== the previous run ==
==> flow/design.v (excerpt) <==
module pokey_advanced (
    input clk,               
    input enable_179mhz,     
    input reset_n,           
    input [3:0] addr,        
    input [7:0] din,         
    input we,                
    output reg audio_pwm     
);
clock: 3.09 ns
lec_check: 0
cap_margin: 25
core_margin: 10
core_utilization: 40
cts_cluster_size: 61
gpl_routability_driven: 1
hold_slack_margin: 0.11
max_routing_layer: met5
min_routing_layer: met2
place_density_lb_addon: 0.13
setup_slack_margin: 0.72
slew_margin: 10
tns_end_percent: 5
run.sh (not shown) runs the stock make flow with config.mk's settings and CLKGATE_MAP_FILE=.
Although it ran to completion, the previous run produced a layout that fails the final checks because of DRC, setup timing.
### the previous run -> the current run
- TNS_END_PERCENT no longer set, was 5
- GPL_ROUTABILITY_DRIVEN no longer set, was 1
- MIN_ROUTING_LAYER no longer set, was met2
- PLACE_DENSITY_LB_ADDON no longer set, was 0.13
- CORE_MARGIN now 2, was 10
- CAP_MARGIN now 20, was 25
- HOLD_SLACK_MARGIN no longer set, was 0.11
- SETUP_SLACK_MARGIN no longer set, was 0.72
- CTS_CLUSTER_SIZE no longer set, was 61
- SLEW_MARGIN now 20, was 10
- MAX_ROUTING_LAYER no longer set, was met5
- the clock period (ns, I/O delays scaled along) now 5.2, was 3.09
--- outcome ---
The final layout from the current run, which completed every stage, passed the timing, design-rule and antenna checks at the end of the flow. In terms of floorplan-stage core utilization, the previous run and the current run differ only marginally. The current run vs the previous run on non-clock buffer count: the current run is the lower one. The current run vs the previous run, peak-usage layer in the global routing report: met2 vs met3. First-pass GRT wire length, the previous run and the current run: larger value in the previous run. Total power: the current run below the previous run.


## cedar
The RTL this note starts from:
==> flow/design.v <==
module pokey_advanced (
    input clk,               
    input enable_179mhz,     
    input reset_n,           
    input [3:0] addr,        
    input [7:0] din,         
    input we,                
    output reg audio_pwm     
);
    reg [7:0] audf [0:3];  
    reg [7:0] audc [0:3];  
    reg [7:0] audctl;      
    reg [3:0]  poly4;
    reg [4:0]  poly5;
    reg [16:0] poly17; 
    reg [15:0] counter [0:3]; 
    reg [3:0]  chan_out;    
    reg [4:0] count_64k;    
    reg [6:0] count_15k;    
    reg tick_64khz;
    reg tick_15khz;
    always @(posedge clk) begin
        tick_64khz <= 0;
        tick_15khz <= 0;
        if (!reset_n) begin
            count_64k <= 0;
            count_15k <= 0;
        end else if (enable_179mhz) begin
            if (count_64k == 27) begin  
                count_64k <= 0;
                tick_64khz <= 1;
            end else begin
                count_64k <= count_64k + 1;
            end
            if (count_15k == 113) begin  
                count_15k <= 0;
                tick_15khz <= 1;
            end else begin
                count_15k <= count_15k + 1;
            end
        end
    end
    always @(posedge clk) begin
        if (!reset_n) begin
            audctl <= 0;
            audc[0]<=0; audc[1]<=0; audc[2]<=0; audc[3]<=0;
            audf[0]<=0; audf[1]<=0; audf[2]<=0; audf[3]<=0;
        end else if (we) begin
            case (addr)
                0: audf[0] <= din;
                1: audc[0] <= din;
                2: audf[1] <= din;
                3: audc[1] <= din;
                4: audf[2] <= din;
                5: audc[2] <= din;
                6: audf[3] <= din;
                7: audc[3] <= din;
                8: audctl <= din;
            endcase
        end
    end
    wire p4_next = !(poly4[3] ^ poly4[2]);
    wire p5_next = !(poly5[4] ^ poly5[2]);
    wire p17_next = !(poly17[16] ^ poly17[4]);
    always @(posedge clk) begin
        if (!reset_n) begin
            poly4 <= 4'b1011;
            poly5 <= 5'b10101;
            poly17 <= 17'b10101010101010101;
        end else if (enable_179mhz) begin
            poly4 <= {poly4[2:0], p4_next};
            poly5 <= {poly5[3:0], p5_next};
            poly17 <= {poly17[15:0], p17_next};
        end
    end
    wire link_12 = audctl[4];
    wire link_34 = audctl[3];
    wire use_15khz = audctl[0];  
    integer i;
    reg channel_tick;  
    always @(posedge clk) begin
        if (!reset_n) begin
            counter[0] <= 0; counter[1] <= 0; counter[2] <= 0; counter[3] <= 0;
            chan_out <= 0;
        end else
        for (i=0; i<4; i=i+1) begin
            channel_tick = (use_15khz) ? tick_15khz : tick_64khz;
            if (i == 0 && audctl[6]) channel_tick = enable_179mhz;
            if (i == 2 && audctl[5]) channel_tick = enable_179mhz;
            if (channel_tick) begin
                if (!((i==1 && link_12) || (i==3 && link_34))) begin
                    if (counter[i] == 0) begin
                        if (i==0 && link_12) 
                            counter[i] <= {audf[1], audf[0]}; 
                        else if (i==2 && link_34) 
                            counter[i] <= {audf[3], audf[2]}; 
                        else 
                            counter[i] <= audf[i];
                        case (audc[i][7:5])
                            3'b000: chan_out[i] <= poly17[16] && poly5[4];  
                            3'b001: chan_out[i] <= poly5[4];                
                            3'b010: chan_out[i] <= poly17[16] && poly5[4]; 
                            3'b011: chan_out[i] <= poly5[4];               
                            3'b100: chan_out[i] <= poly17[16];              
                            3'b101: chan_out[i] <= ~chan_out[i];            
                            3'b110: chan_out[i] <= poly17[16];             
                            3'b111: chan_out[i] <= ~chan_out[i];            
                        endcase
                    end else begin
                        counter[i] <= counter[i] - 1;
                    end
                end
            end
        end
    end
    reg [5:0] mixed_audio; 
    integer k;
    always @(*) begin
        mixed_audio = 0;
        for (k=0; k<4; k=k+1) begin
            if (chan_out[k]) begin
                mixed_audio = mixed_audio + audc[k][3:0];
            end
        end
    end
    reg [5:0] pwm_counter;
    always @(posedge clk) begin
        if (!reset_n) begin
            pwm_counter <= 0;
            audio_pwm <= 0;
        end else begin
            pwm_counter <= pwm_counter + 1;
            audio_pwm <= (pwm_counter < mixed_audio);
        end
    end
endmodule
Settings: LEC_CHECK=0, CAP_MARGIN=0, CORE_MARGIN=2, CORE_UTILIZATION=65, SETUP_SLACK_MARGIN=1.02, SLEW_MARGIN=20; clock period 4.12 ns.
Complete run, failing final checks: cedar, reason negative setup slack.
Setup changes, cedar to sierra
-- flow/config.mk --
<<< cedar, line 6
export NUM_CORES = 4
export LEC_CHECK = 0
export CAP_MARGIN = 0
export CORE_MARGIN = 2
export CORE_UTILIZATION = 65
export SETUP_SLACK_MARGIN = 1.02
export SLEW_MARGIN = 20
>>> sierra, line 6
export NUM_CORES = 4
export LEC_CHECK = 0
export ABC_AREA = 1
export CAP_MARGIN = 20
export CORE_MARGIN = 2
export CORE_UTILIZATION = 69
export PLACE_DENSITY = 0.39
export SLEW_MARGIN = 20
==> flow/constraint.sdc <==
create_clock -name core_clock -period 2.89 [get_ports {clk}]
set_input_delay 0.5780 -clock core_clock [delete_from_list [all_inputs] [get_ports {clk}]]
set_output_delay 0.5780 -clock core_clock [all_outputs]
set_load 0.01 [all_outputs]
- sierra completed end to end; final checks failed (negative setup slack).
- Chip footprint went down slightly going from cedar to sierra.
- Taking cedar as the reference, in sierra required time of the worst setup path shrank by 1230 ps, highest clock frequency the design can meet went up.
--- input diff sierra..amber ---
-- flow/config.mk --
<<< sierra, line 9
export CAP_MARGIN = 20
export CORE_MARGIN = 2
export CORE_UTILIZATION = 69
export PLACE_DENSITY = 0.39
export SLEW_MARGIN = 20
>>> amber, line 9
export CAP_MARGIN = 20
export CORE_MARGIN = 2
export CORE_UTILIZATION = 72
export CTS_CLUSTER_DIAMETER = 364
export CTS_CLUSTER_SIZE = 14
export HOLD_SLACK_MARGIN = 0.29
export PLACE_DENSITY_LB_ADDON = 0.19
export SETUP_SLACK_MARGIN = 0.74
export SLEW_MARGIN = 20
==> comparison <==
- Looking at share of the clock period used by the worst path, amber sits 6.0 points above sierra.
- Layout checks on amber: not met. Flow itself completed; violations: negative setup slack.
- Diff sierra -> amber | wire length of the first global-routing pass | up by a few percent
- Smallest setup slack after layout in amber is 170 ps below sierra.
- The met3 track demand over resource in global routing of amber exceeds that of sierra by 1.0 points.
- Clock latency on the worst-skew pair: amber vs sierra, no meaningful difference
- amber reports a lower well tap count than sierra does.
- Comparing amber against sierra, there is no change at all in final hold violation count.
- amber vs sierra on first-iteration detailed-routing DRC count: amber is the higher one.
Relative to amber, the following input files were edited for juniper:
-- flow/config.mk --
<<< amber, line 10
export CORE_MARGIN = 2
export CORE_UTILIZATION = 72
export CTS_CLUSTER_DIAMETER = 364
export CTS_CLUSTER_SIZE = 14
export HOLD_SLACK_MARGIN = 0.29
export PLACE_DENSITY_LB_ADDON = 0.19
export SETUP_SLACK_MARGIN = 0.74
export SLEW_MARGIN = 20
>>> juniper, line 10
export CORE_MARGIN = 2
export CORE_UTILIZATION = 72
export CTS_CLUSTER_SIZE = 10
export PLACE_DENSITY = 0.39
export SETUP_SLACK_MARGIN = 0.38
export SLEW_MARGIN = 20
Findings:
Between amber and juniper, the instance area at placement is lower for amber. Final cell count across amber and juniper: no real change. amber and juniper ended up with nearly the same final area. Diff amber -> juniper: count of non-CTS buffers in the layout shows an increase of 2; count of clock-buffer cells in the layout went up 2; maximum number of pins on one net before global-route repair has increased; logic gate share of total power dropped 0.4 points. Between amber and juniper, the sequential power figures differ only marginally. juniper gives less total vias in the final route than amber did. Every stage of juniper finished as expected; the final checks, on the other hand, flagged negative setup slack, which means the layout fails. Going from amber to juniper, the switching share of total power was found to have gone down by 1.9 points. Re post-route worst setup slack: amber and juniper aren't equal, and the lower value belongs to amber.


RTL: the design.v shown in full above, as it stands there.
Settings: LEC_CHECK=0, CAP_MARGIN=20, CORE_MARGIN=2, CORE_UTILIZATION=66, SLEW_MARGIN=20; clock period 3.95 ns.
The first run completed, yet does not pass: setup timing.
Then changed:
CORE_UTILIZATION = 14   (was 66)
clock period = 8.42 ns   (was 3.95 ns; I/O delays follow)
After rerunning: Now the flow finished clean; area after synthesis is unchanged; clock power is lower by 56%; sequential cell count does not change; hold slack hardly moves; critical path depth came out lower by 1; via count came out lower by 3.9%; global-route usage went down by 23 points; total power decreases by 54%; non-clock buffer count fell by 26.
Then changed:
CORE_ASPECT_RATIO = 0.5   (was unset)
CORE_UTILIZATION = 40   (was 14)
PLACE_DENSITY = 0.91   (was unset)
clock period = 6.0 ns   (was 8.42 ns; I/O delays follow)
=>
- The new run passed the timing, design-rule and antenna checks
- synthesized area stays the same
- synthesized cell count stays the same
- utilization climbs by 29 points
- maximum frequency fell by 2.0%
- via count rises by 5.7%
- power rises by 41%
- cell area shrinks by 6.2%
- global-route usage came out higher by 12 points
- first-iteration DRC count is higher by 47%
- wire length is higher by 1.6%
- count of clock-buffer cells in the layout climbs by 1
No activity file was given, so power comes from the tool's default toggle rates.
